==> inputs of build 5 <==
// FIR_low_pass_filter
module FIR_low_pass_filter(
	input clk,
	input rst,
	input [7:0]FIR_IN,
	output reg [16:0]FIR_OUT
);
==> flow/config.mk <==
export PLATFORM = sky130hd
export DESIGN_NAME = FIR_low_pass_filter
export DESIGN_NICKNAME = FIR_low_pass_filter
export VERILOG_FILES = /design/flow/design.v
export SDC_FILE = /design/flow/constraint.sdc
export NUM_CORES = 4
export LEC_CHECK = 0
export ABC_AREA = 1
export CAP_MARGIN = 20
export CORE_ASPECT_RATIO = 1.19
export CORE_MARGIN = 2
export CORE_UTILIZATION = 72
export SLEW_MARGIN = 20
export TNS_END_PERCENT = 50
==> flow/constraint.sdc <==
create_clock -name core_clock -period 3.71 [get_ports {clk}]
set_input_delay 0.7420 -clock core_clock [delete_from_list [all_inputs] [get_ports {clk}]]
set_output_delay 0.7420 -clock core_clock [all_outputs]
set_load 0.01 [all_outputs]
run.sh (not shown) runs the stock make flow with config.mk's settings and CLKGATE_MAP_FILE=.
==> inputs of trial 88, as changes to build 5 <==
- CORE_ASPECT_RATIO: 1.19 -> unset
- TNS_END_PERCENT: 50 -> unset
==> flow/constraint.sdc (replaced) <==
create_clock -name core_clock -period 5.39 [get_ports {clk}]
set_input_delay 1.0780 -clock core_clock [delete_from_list [all_inputs] [get_ports {clk}]]
set_output_delay 1.0780 -clock core_clock [all_outputs]
set_load 0.01 [all_outputs]
==> inputs of trial 21, as changes to build 5 <==
- CORE_ASPECT_RATIO: 1.19 -> unset
- CORE_UTILIZATION: 72 -> 71
- HOLD_SLACK_MARGIN: unset -> 0.3
- PLACE_DENSITY_LB_ADDON: unset -> 0.09
- TNS_END_PERCENT: 50 -> unset
==> flow/constraint.sdc (replaced) <==
create_clock -name core_clock -period 3.92 [get_ports {clk}]
set_input_delay 0.7840 -clock core_clock [delete_from_list [all_inputs] [get_ports {clk}]]
set_output_delay 0.7840 -clock core_clock [all_outputs]
set_load 0.01 [all_outputs]
==> results <==
Final weighted congestion in routability-driven placement: trial 21 0.924; trial 88 0.913; build 5 0.880
Number of cells after detailed placement: trial 21 1922; trial 88 1913; build 5 1929
Final-report setup violation count: trial 21 0; trial 88 0; build 5 6
Floorplan die height: trial 21 151 um; trial 88 150 um; build 5 164 um
Run status: trial 21 timing/DRC/antenna clean; trial 88 timing/DRC/antenna clean; build 5 failed layout checks
Violated checks: trial 21 -; trial 88 -; build 5 negative setup slack
Worst setup path startpoint: trial 21 multi_data8[2]; trial 88 multi_data4[10]; build 5 multi_data6[2]
Top sig layer: trial 21 met4; trial 88 met4; build 5 met5
Total track usage: trial 21 31.0%; trial 88 30.8%; build 5 30.9%
Worst hold slack across all endpoints: trial 21 398 ps; trial 88 412 ps; build 5 270 ps
Worst relative slew slack: trial 21 50.7%; trial 88 51.7%; build 5 62.4%
FILL cells: trial 21 1328; trial 88 1414; build 5 1356
Origin of the worst min-delay path: trial 21 delay_pipeline8[1]; trial 88 delay_pipeline8[1]; build 5 -
Met2 layer wire length in the routed design: trial 21 16700 um; trial 88 15600 um; build 5 16500 um
Met2 global-route usage: trial 21 54.0%; trial 88 52.0%; build 5 53.3%
Met3 Resource Use GR: trial 21 4.16%; trial 88 4.79%; build 5 4.58%
Detailed-route vias per instance: trial 21 5.36; trial 88 5.27; build 5 5.35
Total core area: trial 21 0.0212 mm2; trial 88 0.0210 mm2; build 5 0.0211 mm2
Final worst path period need: trial 21 3810 ps; trial 88 3920 ps; build 5 3730 ps

==> zinc: inputs <==
FIR_low_pass_filter again, from the RTL that the note above started with.
==> flow/config.mk <==
export PLATFORM = sky130hd
export DESIGN_NAME = FIR_low_pass_filter
export DESIGN_NICKNAME = FIR_low_pass_filter
export VERILOG_FILES = /design/flow/design.v
export SDC_FILE = /design/flow/constraint.sdc
export NUM_CORES = 4
export LEC_CHECK = 0
export ABC_AREA = 1
export CAP_MARGIN = 20
export CORE_MARGIN = 2
export CORE_UTILIZATION = 71
export CTS_CLUSTER_SIZE = 15
export HOLD_SLACK_MARGIN = 0.3
export PLACE_DENSITY_LB_ADDON = 0.09
export SETUP_SLACK_MARGIN = 1.09
export SLEW_MARGIN = 20
==> flow/constraint.sdc <==
create_clock -name core_clock -period 3.92 [get_ports {clk}]
set_input_delay 0.7840 -clock core_clock [delete_from_list [all_inputs] [get_ports {clk}]]
set_output_delay 0.7840 -clock core_clock [all_outputs]
set_load 0.01 [all_outputs]
==> fjord (differences from zinc) <==
- CORE_UTILIZATION: 71 -> 72
- CTS_CLUSTER_DIAMETER: not set -> 206
- HOLD_SLACK_MARGIN: 0.3 -> not set
- SETUP_SLACK_MARGIN: 1.09 -> not set
==> flow/constraint.sdc (replaced) <==
create_clock -name core_clock -period 3.19 [get_ports {clk}]
set_input_delay 0.6380 -clock core_clock [delete_from_list [all_inputs] [get_ports {clk}]]
set_output_delay 0.6380 -clock core_clock [all_outputs]
set_load 0.01 [all_outputs]
==> garnet (differences from zinc) <==
- CORE_ASPECT_RATIO: not set -> 1.32
- CORE_UTILIZATION: 71 -> 72
- CTS_CLUSTER_SIZE: 15 -> not set
- HOLD_SLACK_MARGIN: 0.3 -> not set
- PLACE_DENSITY_LB_ADDON: 0.09 -> not set
- SETUP_SLACK_MARGIN: 1.09 -> not set
- TNS_END_PERCENT: not set -> 50
==> flow/constraint.sdc (replaced) <==
create_clock -name core_clock -period 3.71 [get_ports {clk}]
set_input_delay 0.7420 -clock core_clock [delete_from_list [all_inputs] [get_ports {clk}]]
set_output_delay 0.7420 -clock core_clock [all_outputs]
set_load 0.01 [all_outputs]
==> ember (differences from zinc) <==
- ABC_AREA: 1 -> not set
- CORE_UTILIZATION: 71 -> 68
- CTS_CLUSTER_SIZE: 15 -> not set
- HOLD_SLACK_MARGIN: 0.3 -> not set
- PLACE_DENSITY_LB_ADDON: 0.09 -> not set
- SETUP_SLACK_MARGIN: 1.09 -> 1.4
==> flow/constraint.sdc (replaced) <==
create_clock -name core_clock -period 5.17 [get_ports {clk}]
set_input_delay 1.0340 -clock core_clock [delete_from_list [all_inputs] [get_ports {clk}]]
set_output_delay 1.0340 -clock core_clock [all_outputs]
set_load 0.01 [all_outputs]
==> comparison <==
- fjord finished but failed the layout checks on setup timing. garnet finished but failed the layout checks on setup timing. zinc produced a clean layout. ember completed without violations.
- Via count: zinc > fjord > garnet > ember.
- The highest wire length belongs to zinc, the lowest to ember.
- Sequential share of layout area, highest first: ember, garnet, fjord, zinc.
- Sequential cell count is the same in ember and zinc.
==> figures <==
Status: zinc complete, no violations; garnet finished with violations; fjord finished with violations; ember complete, no violations
Violated checks: zinc -; garnet setup timing; fjord setup timing; ember -
Vias per cell: zinc 6.09; garnet 5.40; fjord 5.67; ember 5.41
Post-cts repair resize count: zinc 188; garnet 32; fjord 75; ember 13
Met3 track demand over resource: zinc 0.0617; garnet 0.0484; fjord 0.0558; ember 0.0579
Synthesis area per yosys: zinc 0.0154 sq mm; garnet 0.0154 sq mm; fjord 0.0154 sq mm; ember 0.0145 sq mm
Total Die Area: zinc 0.0229 sq mm; garnet 0.0226 sq mm; fjord 0.0226 sq mm; ember 0.0225 sq mm
Final-layout clock-cell area share: zinc 0.0306; garnet 0.0318; fjord 0.0326; ember 0.0360
Clock buffer cells: zinc 18; garnet 19; fjord 20; ember 17
Area fraction of the dominant cell type after synthesis: zinc 0.322; garnet 0.322; fjord 0.322; ember 0.343
GR met1 Demand/Resource: zinc 0.469; garnet 0.369; fjord 0.438; ember 0.394
Height of the chip: zinc 151 um; garnet 172 um; fjord 150 um; ember 150 um
Synth mux share: zinc 0; garnet 0; fjord 0; ember 0.000689
Number of failing setup endpoints in the final timing report: zinc 0; garnet 4; fjord 21; ember 0

==> inputs of v29 <==
==> flow/design.v <==
module FIR_low_pass_filter(
	input clk,
	input rst,
	input [7:0]FIR_IN,
	output reg [16:0]FIR_OUT
);
reg[7:0] delay_pipeline1;
reg[7:0] delay_pipeline2;
reg[7:0] delay_pipeline3;
reg[7:0] delay_pipeline4;
reg[7:0] delay_pipeline5;
reg[7:0] delay_pipeline6;
reg[7:0] delay_pipeline7;
reg[7:0] delay_pipeline8;
reg[7:0] delay_pipeline9;
wire[7:0] coeff1 = 8'd7;	 
wire[7:0] coeff2 = 8'd5;
wire[7:0] coeff3 = 8'd51;
wire[7:0] coeff4 = 8'd135;
wire[7:0] coeff5 = 8'd179;
wire[7:0] coeff6 = 8'd135;
wire[7:0] coeff7 = 8'd51;
wire[7:0] coeff8 = 8'd5;
wire[7:0] coeff9 = 8'd7;
reg signed [16:0] multi_data1 ; 
reg signed [16:0] multi_data2 ;
reg signed [16:0] multi_data3 ;
reg signed [16:0] multi_data4 ;
reg signed [16:0] multi_data5 ;
reg signed [16:0] multi_data6 ;
reg signed [16:0] multi_data7 ;
reg signed [16:0] multi_data8 ;
reg signed [16:0] multi_data9 ;
always@(posedge clk or negedge rst)
if(!rst)
begin
	delay_pipeline1 <= 8'b0 ;
	delay_pipeline2 <= 8'b0 ;
	delay_pipeline3 <= 8'b0 ;
	delay_pipeline4 <= 8'b0 ;
	delay_pipeline5 <= 8'b0 ;
	delay_pipeline6 <= 8'b0 ;
	delay_pipeline7 <= 8'b0 ;
	delay_pipeline8 <= 8'b0 ;
	delay_pipeline9 <= 8'b0 ;
end
else
begin
	delay_pipeline1 <= FIR_IN;
	delay_pipeline2 <= delay_pipeline1 ;
	delay_pipeline3 <= delay_pipeline2 ;
	delay_pipeline4 <= delay_pipeline3 ;
	delay_pipeline5 <= delay_pipeline4 ;
	delay_pipeline6 <= delay_pipeline5 ;
	delay_pipeline7 <= delay_pipeline6 ;
	delay_pipeline8 <= delay_pipeline7 ;
	delay_pipeline9 <= delay_pipeline8 ;
end
always@(posedge clk or negedge rst)  
	if(!rst)
		multi_data1 <= 17'b0 ;
	else
		multi_data1 <= delay_pipeline1*coeff1 ;
always@(posedge clk or negedge rst)  
	if(!rst)
		multi_data2 <= 17'b0 ;
	else
		multi_data2 <= delay_pipeline2*coeff2 ;
always@(posedge clk or negedge rst)  
	if(!rst)
		multi_data3 <= 17'b0 ;
	else
		multi_data3 <= delay_pipeline3*coeff3 ;
always@(posedge clk or negedge rst)  
	if(!rst)
		multi_data4 <= 17'b0 ;
	else
		multi_data4 <= delay_pipeline4*coeff4 ;
always@(posedge clk or negedge rst)  
	if(!rst)
		multi_data5 <= 17'b0 ;
	else
		multi_data5 <= delay_pipeline5*coeff5 ;
always@(posedge clk or negedge rst)  
	if(!rst)
		multi_data6 <= 17'b0 ;
	else
		multi_data6 <= delay_pipeline6*coeff6 ;
always@(posedge clk or negedge rst)  
	if(!rst)
		multi_data7 <= 17'b0 ;
	else
		multi_data7 <= delay_pipeline7*coeff7 ;
always@(posedge clk or negedge rst)  
	if(!rst)
		multi_data8 <= 17'b0 ;
	else
		multi_data8 <= delay_pipeline8*coeff8 ;
always@(posedge clk or negedge rst)  
	if(!rst)
		multi_data9 <= 17'b0 ;
	else
		multi_data9 <= delay_pipeline9*coeff9 ;
always@(posedge clk or negedge rst)
	if(!rst)
		FIR_OUT <= 16'b0 ;
	else
		FIR_OUT <= multi_data1 + multi_data2 + multi_data3 + multi_data4 +multi_data5 + multi_data6 + multi_data7 + multi_data8 + multi_data9 ;
endmodule
==> flow/run.sh <==
#!/bin/bash
# the make line also repeats each setting of config.mk as NAME=value (left out here)
make -C /OpenROAD-flow-scripts/flow DESIGN_CONFIG=/design/flow/config.mk WORK_HOME=/design/flow/orfs CLKGATE_MAP_FILE= finish
==> flow/config.mk <==
export PLATFORM = sky130hd
export DESIGN_NAME = FIR_low_pass_filter
export DESIGN_NICKNAME = FIR_low_pass_filter
export VERILOG_FILES = /design/flow/design.v
export SDC_FILE = /design/flow/constraint.sdc
export NUM_CORES = 4
export LEC_CHECK = 0
export CAP_MARGIN = 20
export CORE_MARGIN = 2
export CORE_UTILIZATION = 72
export CTS_CLUSTER_SIZE = 49
export HOLD_SLACK_MARGIN = 0.29
export PLACE_DENSITY_LB_ADDON = 0.0
export SETUP_SLACK_MARGIN = 1.07
export SLEW_MARGIN = 20
export TNS_END_PERCENT = 5
==> flow/constraint.sdc <==
create_clock -name core_clock -period 3.77 [get_ports {clk}]
set_input_delay 0.7540 -clock core_clock [delete_from_list [all_inputs] [get_ports {clk}]]
set_output_delay 0.7540 -clock core_clock [all_outputs]
set_load 0.01 [all_outputs]
==> inputs of v31, as changes to v29 <==
CORE_ASPECT_RATIO = 0.93   (was unset)
CTS_CLUSTER_DIAMETER = 390   (was unset)
==> qor summary <==
metric	v29	v31
Initial DRC count	858	713
Signal buf overhead	4.343%	3.922%
Combinational share of cell area	55.38%	55.45%
Repair and plain buffers	86	75
Vias in the first global route	10728	10266
Met1 track utilization from global routing	45.57%	44.42%
Worst-case headroom to the max-slew limit	49.75%	58.49%
Initial antenna violation count	1	0
Post-Route Utilization	89.56%	87.60%
Clock buf/inv share	3.305%	3.507%
Run status	failed layout checks	failed layout checks
Reasons for failing layout checks	negative setup slack	negative setup slack
Count of clock buffers in the final design	22	17
Die Span Y	146.0 um	141.0 um
Routed length on met1	15310 um	14360 um
Wire length reported by the detailed router	42480 um	36800 um
Critical R2R Capture	FIR_OUT[14]$_DFF_PN0_	FIR_OUT[16]$_DFF_PN0_
Worst setup endpoint	FIR_OUT[14]$_DFF_PN0_	FIR_OUT[16]$_DFF_PN0_
Worst slack at placement	-0.5069 ns	-0.4875 ns
